==> inputs of run X <==
==> flow/design.v (excerpt) <==
module tpumac
 #(parameter BITS_AB=8,
   parameter BITS_C=16)
  (
   input clk, rst_n, WrEn, en,
   input signed [BITS_AB-1:0] Ain,
   input signed [BITS_AB-1:0] Bin,
   input signed [BITS_C-1:0] Cin,
   output reg signed [BITS_AB-1:0] Aout,
   output reg signed [BITS_AB-1:0] Bout,
   output reg signed [BITS_C-1:0] Cout
  );
make LEC_CHECK=0 ABC_AREA=1 CAP_MARGIN=20 CORE_MARGIN=2 CORE_UTILIZATION=58 CTS_CLUSTER_DIAMETER=398 CTS_CLUSTER_SIZE=73 HOLD_SLACK_MARGIN=0.29 SETUP_SLACK_MARGIN=0.59 SLEW_MARGIN=20 finish   # period 2.91 ns
run.sh (not shown) runs the stock make flow with config.mk's settings and CLKGATE_MAP_FILE=.
==> inputs of run R, as changes to run X <==
Settings changed: ABC_AREA 1 to default, CORE_UTILIZATION 58 to 40, CTS_CLUSTER_DIAMETER 398 to default, CTS_CLUSTER_SIZE 73 to default, HOLD_SLACK_MARGIN 0.29 to default, SETUP_SLACK_MARGIN 0.59 to 0.62.
==> flow/constraint.sdc (replaced) <==
create_clock -name core_clock -period 5.09 [get_ports {clk}]
set_input_delay 1.0180 -clock core_clock [delete_from_list [all_inputs] [get_ports {clk}]]
set_output_delay 1.0180 -clock core_clock [all_outputs]
set_load 0.01 [all_outputs]
==> notes <==
- Sequential cell count is the same in run X and run R.
- In run R the die size is higher than in run X, by 34%.
- Register-to-register slack: run R is better than run X (2.1 ns).
- Run X finished but fails on setup timing. Run R finished with timing, DRC and antenna clean.
- In run X the cell count is higher than in run R, by about 20%.
- Between run R and run X, the lower non-clock buffer count is in run R (gap 15).
- Of run X and run R, run X has the higher critical path depth (gap 6).
- Of run X and run R, run X has the higher first-iteration DRC count (gap about 90%, measured against run R).
- Against run X, the via count of run R is lower by about 23%.
- In run X the routed wire length is larger than in run R, by about 30%.

---

==> job 6905: inputs <==
==> flow/design.v <==
module tpumac
 #(parameter BITS_AB=8,
   parameter BITS_C=16)
  (
   input clk, rst_n, WrEn, en,
   input signed [BITS_AB-1:0] Ain,
   input signed [BITS_AB-1:0] Bin,
   input signed [BITS_C-1:0] Cin,
   output reg signed [BITS_AB-1:0] Aout,
   output reg signed [BITS_AB-1:0] Bout,
   output reg signed [BITS_C-1:0] Cout
  );
  reg signed [BITS_C-1:0] Mult;
  reg [BITS_C-1:0] Adder, CMux;
  assign Mult = Ain * Bin;
  assign Adder = Mult + Cout;
  assign CMux = WrEn ? Cin : Adder;
  always@(posedge clk, negedge rst_n) begin
	if (!rst_n) begin
		Aout <= '0;
		Bout <= '0;
		Cout <= '0;
	end
	else if (en) begin
		Aout <= Ain;
		Bout <= Bin;
		Cout <= CMux;
	end
  end
endmodule
==> flow/run.sh <==
#!/bin/bash
# the make line also repeats each setting of config.mk as NAME=value (left out here)
make -C /OpenROAD-flow-scripts/flow DESIGN_CONFIG=/design/flow/config.mk WORK_HOME=/design/flow/orfs CLKGATE_MAP_FILE= finish
==> flow/config.mk <==
export PLATFORM = sky130hd
export DESIGN_NAME = tpumac
export DESIGN_NICKNAME = tpumac
export VERILOG_FILES = /design/flow/design.v
export SDC_FILE = /design/flow/constraint.sdc
export NUM_CORES = 4
export LEC_CHECK = 0
export ABC_AREA = 1
export CAP_MARGIN = 20
export CELL_PAD_IN_SITES_GLOBAL_PLACEMENT = 3
export CORE_MARGIN = 5
export CORE_UTILIZATION = 29
export CTS_CLUSTER_SIZE = 55
export GPL_ROUTABILITY_DRIVEN = 1
export MAX_ROUTING_LAYER = met4
export MIN_ROUTING_LAYER = met1
export PLACE_DENSITY = 0.77
export SLEW_MARGIN = 0
export TNS_END_PERCENT = 65
==> flow/constraint.sdc <==
create_clock -name core_clock -period 4.94 [get_ports {clk}]
set_input_delay 0.9880 -clock core_clock [delete_from_list [all_inputs] [get_ports {clk}]]
set_output_delay 0.9880 -clock core_clock [all_outputs]
set_load 0.01 [all_outputs]
==> inputs of job 9257, as changes to job 6905 <==
==> flow/config.mk (replaced) <==
export PLATFORM = sky130hd
export DESIGN_NAME = tpumac
export DESIGN_NICKNAME = tpumac
export VERILOG_FILES = /design/flow/design.v
export SDC_FILE = /design/flow/constraint.sdc
export NUM_CORES = 4
export LEC_CHECK = 0
export ABC_AREA = 1
export CAP_MARGIN = 20
export CORE_MARGIN = 2
export CORE_UTILIZATION = 62
export CTS_CLUSTER_SIZE = 99
export SLEW_MARGIN = 20
export TNS_END_PERCENT = 10
==> flow/constraint.sdc (replaced) <==
create_clock -name core_clock -period 2.89 [get_ports {clk}]
set_input_delay 0.5780 -clock core_clock [delete_from_list [all_inputs] [get_ports {clk}]]
set_output_delay 0.5780 -clock core_clock [all_outputs]
set_load 0.01 [all_outputs]
==> inputs of job 8029, as changes to job 6905 <==
==> flow/config.mk (replaced) <==
export PLATFORM = sky130hd
export DESIGN_NAME = tpumac
export DESIGN_NICKNAME = tpumac
export VERILOG_FILES = /design/flow/design.v
export SDC_FILE = /design/flow/constraint.sdc
export NUM_CORES = 4
export LEC_CHECK = 0
export ABC_AREA = 1
export CAP_MARGIN = 20
export CELL_PAD_IN_SITES_GLOBAL_PLACEMENT = 3
export CORE_MARGIN = 2
export CORE_UTILIZATION = 30
export CTS_CLUSTER_DIAMETER = 297
export CTS_CLUSTER_SIZE = 98
export SLEW_MARGIN = 20
==> flow/constraint.sdc (replaced) <==
create_clock -name core_clock -period 3.67 [get_ports {clk}]
set_input_delay 0.7340 -clock core_clock [delete_from_list [all_inputs] [get_ports {clk}]]
set_output_delay 0.7340 -clock core_clock [all_outputs]
set_load 0.01 [all_outputs]
==> inputs of job 6903, as changes to job 6905 <==
==> flow/config.mk (replaced) <==
export PLATFORM = sky130hd
export DESIGN_NAME = tpumac
export DESIGN_NICKNAME = tpumac
export VERILOG_FILES = /design/flow/design.v
export SDC_FILE = /design/flow/constraint.sdc
export NUM_CORES = 4
export LEC_CHECK = 0
export CAP_MARGIN = 20
export CORE_MARGIN = 2
export CORE_UTILIZATION = 63
export CTS_CLUSTER_DIAMETER = 27
export SLEW_MARGIN = 20
==> flow/constraint.sdc (replaced) <==
create_clock -name core_clock -period 4.95 [get_ports {clk}]
set_input_delay 0.9900 -clock core_clock [delete_from_list [all_inputs] [get_ports {clk}]]
set_output_delay 0.9900 -clock core_clock [all_outputs]
set_load 0.01 [all_outputs]
==> comparison table <==
Status: job 9257 complete, but fails checks; job 6903 complete, but fails checks; job 6905 timing/DRC/antenna clean; job 8029 complete, but fails checks
Layout check failures: job 9257 negative setup slack; job 6903 negative setup slack; job 6905 -; job 8029 negative setup slack
Slowest cell delay on critical path: job 9257 0.57 ns; job 6903 0.57 ns; job 6905 0.55 ns; job 8029 0.54 ns
Seq/Total Area, Yosys: job 9257 0.179; job 6903 0.191; job 6905 0.179; job 8029 0.179
Met2 GRT Util: job 9257 0.638; job 6903 0.551; job 6905 0.246; job 8029 0.308
Endpoint, Worst Hold: job 9257 Bout[0]; job 6903 Aout[2]; job 6905 Bout[3]; job 8029 Bout[5]
Total number of nets in the final design: job 9257 826; job 6903 666; job 6905 830; job 8029 844
Critical path's most frequent cell: job 9257 nand2_1; job 6903 fa_1; job 6905 fa_1; job 8029 fa_1
Average cell area after synthesis: job 9257 7.91 sq um; job 6903 10.3 sq um; job 6905 7.91 sq um; job 8029 7.91 sq um
Fraction of area in clock buffers and inverters: job 9257 0.0208; job 6903 0.0157; job 6905 0.0216; job 8029 0.0204
Number of cells traversed by the worst register-to-register path: job 9257 20; job 6903 16; job 6905 19; job 8029 19
GRT Overall Usage: job 9257 0.351; job 6903 0.303; job 6905 0.153; job 8029 0.172

---

==> v20 <==
// tpumac: RTL as listed in full above, without the edits since
Settings: LEC_CHECK=0, CAP_MARGIN=20, CORE_MARGIN=2, CORE_UTILIZATION=66, SETUP_SLACK_MARGIN=1.14, SLEW_MARGIN=20; clock period 4.46 ns.
==> v5: changes against v20 <==
CORE_UTILIZATION = 40   (was 66)
CTS_CLUSTER_DIAMETER = 394   (was not set)
CTS_CLUSTER_SIZE = 99   (was not set)
SETUP_SLACK_MARGIN = -0.22   (was 1.14)
==> flow/constraint.sdc (replaced) <==
create_clock -name core_clock -period 5.2 [get_ports {clk}]
set_input_delay 1.0400 -clock core_clock [delete_from_list [all_inputs] [get_ports {clk}]]
set_output_delay 1.0400 -clock core_clock [all_outputs]
set_load 0.01 [all_outputs]
==> qor summary <==
|  | v20 | v5 |
|---|---|---|
| Outcome | failed layout checks | failed layout checks |
| Layout check failures | negative setup slack | negative setup slack |
| GRT Total Usage | 0.372 | 0.172 |
| Fillers | 135 | 973 |
| Area used by multi-input combinational logic | 3500 um^2 | 3080 um^2 |
| Instance count after placement with tap cells included | 587 | 645 |
| Number of standard cells in the final layout excluding fillers | 603 | 654 |
| Layout clock buffers | 7 | 5 |
| First-pass GRT wire length | 19.7 mm | 15.3 mm |
| Fraction of area in multi-input gates | 0.585 | 0.568 |
| Nets | 670 | 661 |
| Count of routing violations after the opening detailed-route iteration | 409 | 64 |
| Vias after detailed routing | 4,070 | 3,085 |
| Final clock-cell share | 0.0161 | 0.0161 |
| Number of tap cells added at floorplan | 77 | 136 |
| Final weighted congestion in routability-driven placement | 0.851 | 0.794 |
| Worst setup timing slack at the placement stage | -1190 ps | -679 ps |
| Placeable core region | 6240 um^2 | 10,200 um^2 |
| Data arrival, critical path | 5090 ps | 5390 ps |
| Final setup TNS | -3290 ps | -18.6 ps |
| Worst-Margin Slew | 1110 ps | 1000 ps |
| Non-clk buf share | 0.201 | 0.185 |

---

==> 01-23 <==
RTL: the design.v shown in full above, as it stands there.
clock: 4.95 ns
lec_check: 0
cap_margin: 20
core_margin: 2
core_utilization: 70
cts_cluster_diameter: 43
cts_cluster_size: 37
setup_slack_margin: -0.23
slew_margin: 20
==> 12-14 (differences from 01-23) <==
Settings changed: CORE_UTILIZATION 70 to 40, CTS_CLUSTER_DIAMETER 43 to unset, CTS_CLUSTER_SIZE 37 to unset, SETUP_SLACK_MARGIN -0.23 to unset.
==> flow/constraint.sdc (replaced) <==
create_clock -name core_clock -period 5.2 [get_ports {clk}]
set_input_delay 1.0400 -clock core_clock [delete_from_list [all_inputs] [get_ports {clk}]]
set_output_delay 1.0400 -clock core_clock [all_outputs]
set_load 0.01 [all_outputs]
==> 12-21 (differences from 01-23) <==
Settings changed: ABC_AREA set to 1, CORE_UTILIZATION 70 to 72, CTS_CLUSTER_DIAMETER 43 to unset, CTS_CLUSTER_SIZE 37 to 97, SETUP_SLACK_MARGIN -0.23 to unset.
==> flow/constraint.sdc (replaced) <==
create_clock -name core_clock -period 4.93 [get_ports {clk}]
set_input_delay 0.9860 -clock core_clock [delete_from_list [all_inputs] [get_ports {clk}]]
set_output_delay 0.9860 -clock core_clock [all_outputs]
set_load 0.01 [all_outputs]
==> 12-08 (differences from 01-23) <==
Settings changed: CORE_UTILIZATION 70 to 40, CTS_CLUSTER_DIAMETER 43 to 397, CTS_CLUSTER_SIZE 37 to 97.
==> flow/constraint.sdc (replaced) <==
create_clock -name core_clock -period 5.2 [get_ports {clk}]
set_input_delay 1.0400 -clock core_clock [delete_from_list [all_inputs] [get_ports {clk}]]
set_output_delay 1.0400 -clock core_clock [all_outputs]
set_load 0.01 [all_outputs]
==> results <==
| quantity | 01-23 | 12-08 | 12-14 | 12-21 |
|---|---|---|---|---|
| TritonCTS buffer count | 5 | 5 | 5 | - |
| Area overhead of the layout relative to synthesis | - | 29.7% | 30.9% | - |
| Highest cell delay on the worst timing path | - | 0.51 ns | 0.51 ns | - |
| Detailed-route via count | - | 3087 | 3080 | - |
| Average vias per placed instance | - | 4.72 | 4.71 | - |
| Final setup violating endpoints | - | 3 | 0 | - |
| Final-layout non-clock buffer area share | - | 18.5% | 18.5% | - |
| Vertical die dimension | 81.3 microns | 106 microns | 106 microns | 82.8 microns |
| Dominant class by area | - | logic gates | logic gates | - |
| Placer congestion estimate | 0.878 | 0.794 | 0.791 | 0.945 |
| Worst min path class | - | reg2reg | reg2reg | - |
| Run status | did not finish | failed layout checks | timing/DRC/antenna clean | did not finish |
| Failing step | 5_1_grt | - | - | 4_1_cts |
| Layout check failures | - | negative setup slack | - | - |
| Destination of the critical timing path | - | Cout[13] | Cout[15] | - |
| WHS Path Cells | - | 1 | 1 | - |
| CTS tree | - | yes | yes | - |
| AND-OR/OR-AND Cells, Area Fraction | 6.58% | 6.58% | 6.58% | 5.57% |

---

==> wip/delta <==
RTL: the design.v shown in full above, as it stands there.
export LEC_CHECK = 0
export ABC_AREA = 1
export CAP_MARGIN = 20
export CELL_PAD_IN_SITES_DETAIL_PLACEMENT = 1
export CELL_PAD_IN_SITES_GLOBAL_PLACEMENT = 1
export CORE_MARGIN = 2
export CORE_UTILIZATION = 69
export CTS_CLUSTER_DIAMETER = 246
export CTS_CLUSTER_SIZE = 66
export GPL_ROUTABILITY_DRIVEN = 1
export GPL_TIMING_DRIVEN = 1
export HOLD_SLACK_MARGIN = 0.24
export PLACE_DENSITY = 0.66
export SETUP_SLACK_MARGIN = 0.44
export SLEW_MARGIN = 40
export TNS_END_PERCENT = 60
create_clock -name core_clock -period 3.67 [get_ports {clk}]
==> inputs of wip/cedar, as changes to wip/delta <==
ABC_AREA = unset   (was 1)
CELL_PAD_IN_SITES_DETAIL_PLACEMENT = unset   (was 1)
CELL_PAD_IN_SITES_GLOBAL_PLACEMENT = unset   (was 1)
CORE_UTILIZATION = 57   (was 69)
CTS_CLUSTER_DIAMETER = 297   (was 246)
CTS_CLUSTER_SIZE = 100   (was 66)
GPL_ROUTABILITY_DRIVEN = unset   (was 1)
GPL_TIMING_DRIVEN = unset   (was 1)
HOLD_SLACK_MARGIN = unset   (was 0.24)
PLACE_DENSITY = unset   (was 0.66)
SETUP_SLACK_MARGIN = 0.98   (was 0.44)
SLEW_MARGIN = 20   (was 40)
TNS_END_PERCENT = unset   (was 60)
==> inputs of wip/onyx, as changes to wip/delta <==
CELL_PAD_IN_SITES_DETAIL_PLACEMENT = unset   (was 1)
CELL_PAD_IN_SITES_GLOBAL_PLACEMENT = unset   (was 1)
CORE_UTILIZATION = 40   (was 69)
CTS_CLUSTER_DIAMETER = unset   (was 246)
CTS_CLUSTER_SIZE = unset   (was 66)
GPL_ROUTABILITY_DRIVEN = 0   (was 1)
GPL_TIMING_DRIVEN = unset   (was 1)
HOLD_SLACK_MARGIN = unset   (was 0.24)
PLACE_DENSITY = unset   (was 0.66)
SETUP_SLACK_MARGIN = unset   (was 0.44)
SLEW_MARGIN = 20   (was 40)
TNS_END_PERCENT = 65   (was 60)
==> flow/constraint.sdc (replaced) <==
create_clock -name core_clock -period 5.2 [get_ports {clk}]
set_input_delay 1.0400 -clock core_clock [delete_from_list [all_inputs] [get_ports {clk}]]
set_output_delay 1.0400 -clock core_clock [all_outputs]
set_load 0.01 [all_outputs]
==> qor summary <==
Run status: wip/onyx timing/DRC/antenna clean; wip/delta stopped before the end; wip/cedar complete, but fails checks
Last stage reached: wip/onyx -; wip/delta global placement without I/O (3_1_place_gp_skip_io); wip/cedar -
Layout check failures: wip/onyx -; wip/delta -; wip/cedar setup timing
Final antenna diode count: wip/onyx 0; wip/delta -; wip/cedar 0
Share of cell area taken by multi-input logic gates: wip/onyx 54.6%; wip/delta -; wip/cedar 56.5%
Worst setup path startpoint: wip/onyx Ain[0]; wip/delta -; wip/cedar Bin[1]
CP Data Arrival Time: wip/onyx 5180 ps; wip/delta -; wip/cedar 4840 ps
Worst path max stage delay: wip/onyx 560 ps; wip/delta -; wip/cedar 560 ps
Post-cts resize count: wip/onyx 25; wip/delta -; wip/cedar 130
Average vias per placed instance: wip/onyx 4.67; wip/delta -; wip/cedar 5.18
Core Box Area: wip/onyx 0.0109 mm^2; wip/delta 0.00631 mm^2; wip/cedar 0.00718 mm^2
Routed wire length: wip/onyx 10.8 mm; wip/delta -; wip/cedar 10.3 mm
TritonCTS clock tree: wip/onyx done; wip/delta -; wip/cedar done
Met3 WL: wip/onyx 353 um; wip/delta -; wip/cedar 335 um
Via count of the first global-routing pass: wip/onyx 3,996; wip/delta -; wip/cedar 3,703
Dpl hpwl: wip/onyx 9.00 mm; wip/delta -; wip/cedar 7.98 mm
Simple logic cell fraction of the synthesized area: wip/onyx 20.2%; wip/delta 20.2%; wip/cedar 11.3%
Sum of negative setup slack: wip/onyx 0 ps; wip/delta -; wip/cedar -8500 ps
Initial antenna violation count: wip/onyx 0; wip/delta -; wip/cedar 0
Number of cells in the finished layout apart from fillers: wip/onyx 812; wip/delta -; wip/cedar 647
Layout non-clock buf frac: wip/onyx 18.8%; wip/delta -; wip/cedar 21.6%
Area fraction in full adders, half adders and majority gates: wip/onyx 42.1%; wip/delta 42.1%; wip/cedar 45.0%
